==> inputs of 11-24 <==
// dut
module dut #(
    parameter int DATAW = 16
)(
    input  wire                 clk,
    input  wire                 rst_n,
    input  wire                 in_valid,
    output wire                 in_ready,
    input  wire signed [DATAW-1:0] in_data,
    output reg                  out_valid,
    input  wire                 out_ready,
    output reg signed [2*DATAW-1:0] out_data
);
==> flow/config.mk <==
export PLATFORM = sky130hd
export DESIGN_NAME = dut
export DESIGN_NICKNAME = dut
export VERILOG_FILES = /design/flow/design.v
export SDC_FILE = /design/flow/constraint.sdc
export NUM_CORES = 4
export LEC_CHECK = 0
export CAP_MARGIN = 15
export CELL_PAD_IN_SITES_DETAIL_PLACEMENT = 2
export CELL_PAD_IN_SITES_GLOBAL_PLACEMENT = 3
export CORE_ASPECT_RATIO = 1.11
export CORE_MARGIN = 7
export CORE_UTILIZATION = 40
export GPL_ROUTABILITY_DRIVEN = 0
export MAX_ROUTING_LAYER = met4
export PLACE_DENSITY_LB_ADDON = 0.26
export SETUP_SLACK_MARGIN = 0.19
export SLEW_MARGIN = 25
export TNS_END_PERCENT = 90
==> flow/constraint.sdc <==
create_clock -name core_clock -period 4.27 [get_ports {clk}]
set_input_delay 0.8540 -clock core_clock [delete_from_list [all_inputs] [get_ports {clk}]]
set_output_delay 0.8540 -clock core_clock [all_outputs]
set_load 0.01 [all_outputs]
run.sh (not shown) runs the stock make flow with config.mk's settings and CLKGATE_MAP_FILE=.
==> 03-08: changes against 11-24 <==
- CAP_MARGIN: 15 -> 20
- CELL_PAD_IN_SITES_DETAIL_PLACEMENT: 2 -> not set
- CELL_PAD_IN_SITES_GLOBAL_PLACEMENT: 3 -> not set
- CORE_ASPECT_RATIO: 1.11 -> not set
- CORE_MARGIN: 7 -> 2
- CORE_UTILIZATION: 40 -> 72
- CTS_CLUSTER_DIAMETER: not set -> 80
- CTS_CLUSTER_SIZE: not set -> 47
- GPL_ROUTABILITY_DRIVEN: 0 -> not set
- MAX_ROUTING_LAYER: met4 -> not set
- PLACE_DENSITY_LB_ADDON: 0.26 -> not set
- SETUP_SLACK_MARGIN: 0.19 -> 0.85
- SLEW_MARGIN: 25 -> 20
- TNS_END_PERCENT: 90 -> not set
==> flow/constraint.sdc (replaced) <==
create_clock -name core_clock -period 3.47 [get_ports {clk}]
set_input_delay 0.6940 -clock core_clock [delete_from_list [all_inputs] [get_ports {clk}]]
set_output_delay 0.6940 -clock core_clock [all_outputs]
set_load 0.01 [all_outputs]
==> 12-19: changes against 11-24 <==
- CAP_MARGIN: 15 -> 20
- CELL_PAD_IN_SITES_DETAIL_PLACEMENT: 2 -> not set
- CELL_PAD_IN_SITES_GLOBAL_PLACEMENT: 3 -> not set
- CORE_ASPECT_RATIO: 1.11 -> not set
- CORE_MARGIN: 7 -> 2
- CORE_UTILIZATION: 40 -> 68
- GPL_ROUTABILITY_DRIVEN: 0 -> not set
- MAX_ROUTING_LAYER: met4 -> not set
- PLACE_DENSITY: not set -> 0.6
- PLACE_DENSITY_LB_ADDON: 0.26 -> not set
- SETUP_SLACK_MARGIN: 0.19 -> not set
- SLEW_MARGIN: 25 -> 20
- TNS_END_PERCENT: 90 -> not set
==> flow/constraint.sdc (replaced) <==
create_clock -name core_clock -period 6.47 [get_ports {clk}]
set_input_delay 1.2940 -clock core_clock [delete_from_list [all_inputs] [get_ports {clk}]]
set_output_delay 1.2940 -clock core_clock [all_outputs]
set_load 0.01 [all_outputs]
==> 02-26: changes against 11-24 <==
- CAP_MARGIN: 15 -> 20
- CELL_PAD_IN_SITES_DETAIL_PLACEMENT: 2 -> not set
- CELL_PAD_IN_SITES_GLOBAL_PLACEMENT: 3 -> not set
- CORE_ASPECT_RATIO: 1.11 -> not set
- CORE_MARGIN: 7 -> 2
- CORE_UTILIZATION: 40 -> 64
- GPL_ROUTABILITY_DRIVEN: 0 -> not set
- MAX_ROUTING_LAYER: met4 -> not set
- PLACE_DENSITY_LB_ADDON: 0.26 -> not set
- SETUP_SLACK_MARGIN: 0.19 -> not set
- SLEW_MARGIN: 25 -> 20
- TNS_END_PERCENT: 90 -> not set
==> flow/constraint.sdc (replaced) <==
create_clock -name core_clock -period 5.81 [get_ports {clk}]
set_input_delay 1.1620 -clock core_clock [delete_from_list [all_inputs] [get_ports {clk}]]
set_output_delay 1.1620 -clock core_clock [all_outputs]
set_load 0.01 [all_outputs]
==> Slide: Implementation Results <==
Run Summary

Floorplan
  • FP Rows: 46

Outcome
  • Outcome: finished with violations
  • Fail Reasons: setup timing

Place
  • Placed Instances: 1570
  • Post-detail-place hpwl: 21700 um

Timing
  • Fin worst setup slack: -0.804 ns
  • Final setup violation count: 21
The numbers above come from 02-26.

==> Slide: Implementation Results <==
Flow Results at a Glance

Outcome
  • Outcome: stopped before the end
  • Stop stage: 4_1_cts
  • Error: [ERROR DPL-0033] detailed placement checks failed during check placement.

Floorplan
  • FP Rows: 61
  • Core Footprint: 25200 um2

Place
  • Placed Instances: 1678
The numbers above come from 11-24.

==> Slide: Implementation Results <==
Flow Results at a Glance

Outcome
  • Outcome: stopped before the end
  • Stop stage: 4_1_cts
  • Error: [ERROR DPL-0038] Utilization greater than 100%, impossible to legalize

Place
  • Post-detail-place hpwl: 28700 um
  • Placed Instances: 1552

Floorplan
  • FP Rows: 43

Logic synthesis
  • Cell count after synthesis: 1138
The numbers above come from 03-08.

==> Slide: Implementation Results <==
Run Summary

Outcome
  • Outcome: finished with violations
  • Fail Reasons: setup timing

Place
  • Post-detail-place hpwl: 21800 um
  • Placed Instances: 1536

Timing
  • Final setup violation count: 20
  • Fin worst setup slack: -0.856 ns

Floorplan
  • FP Rows: 44
The numbers above come from 12-19.

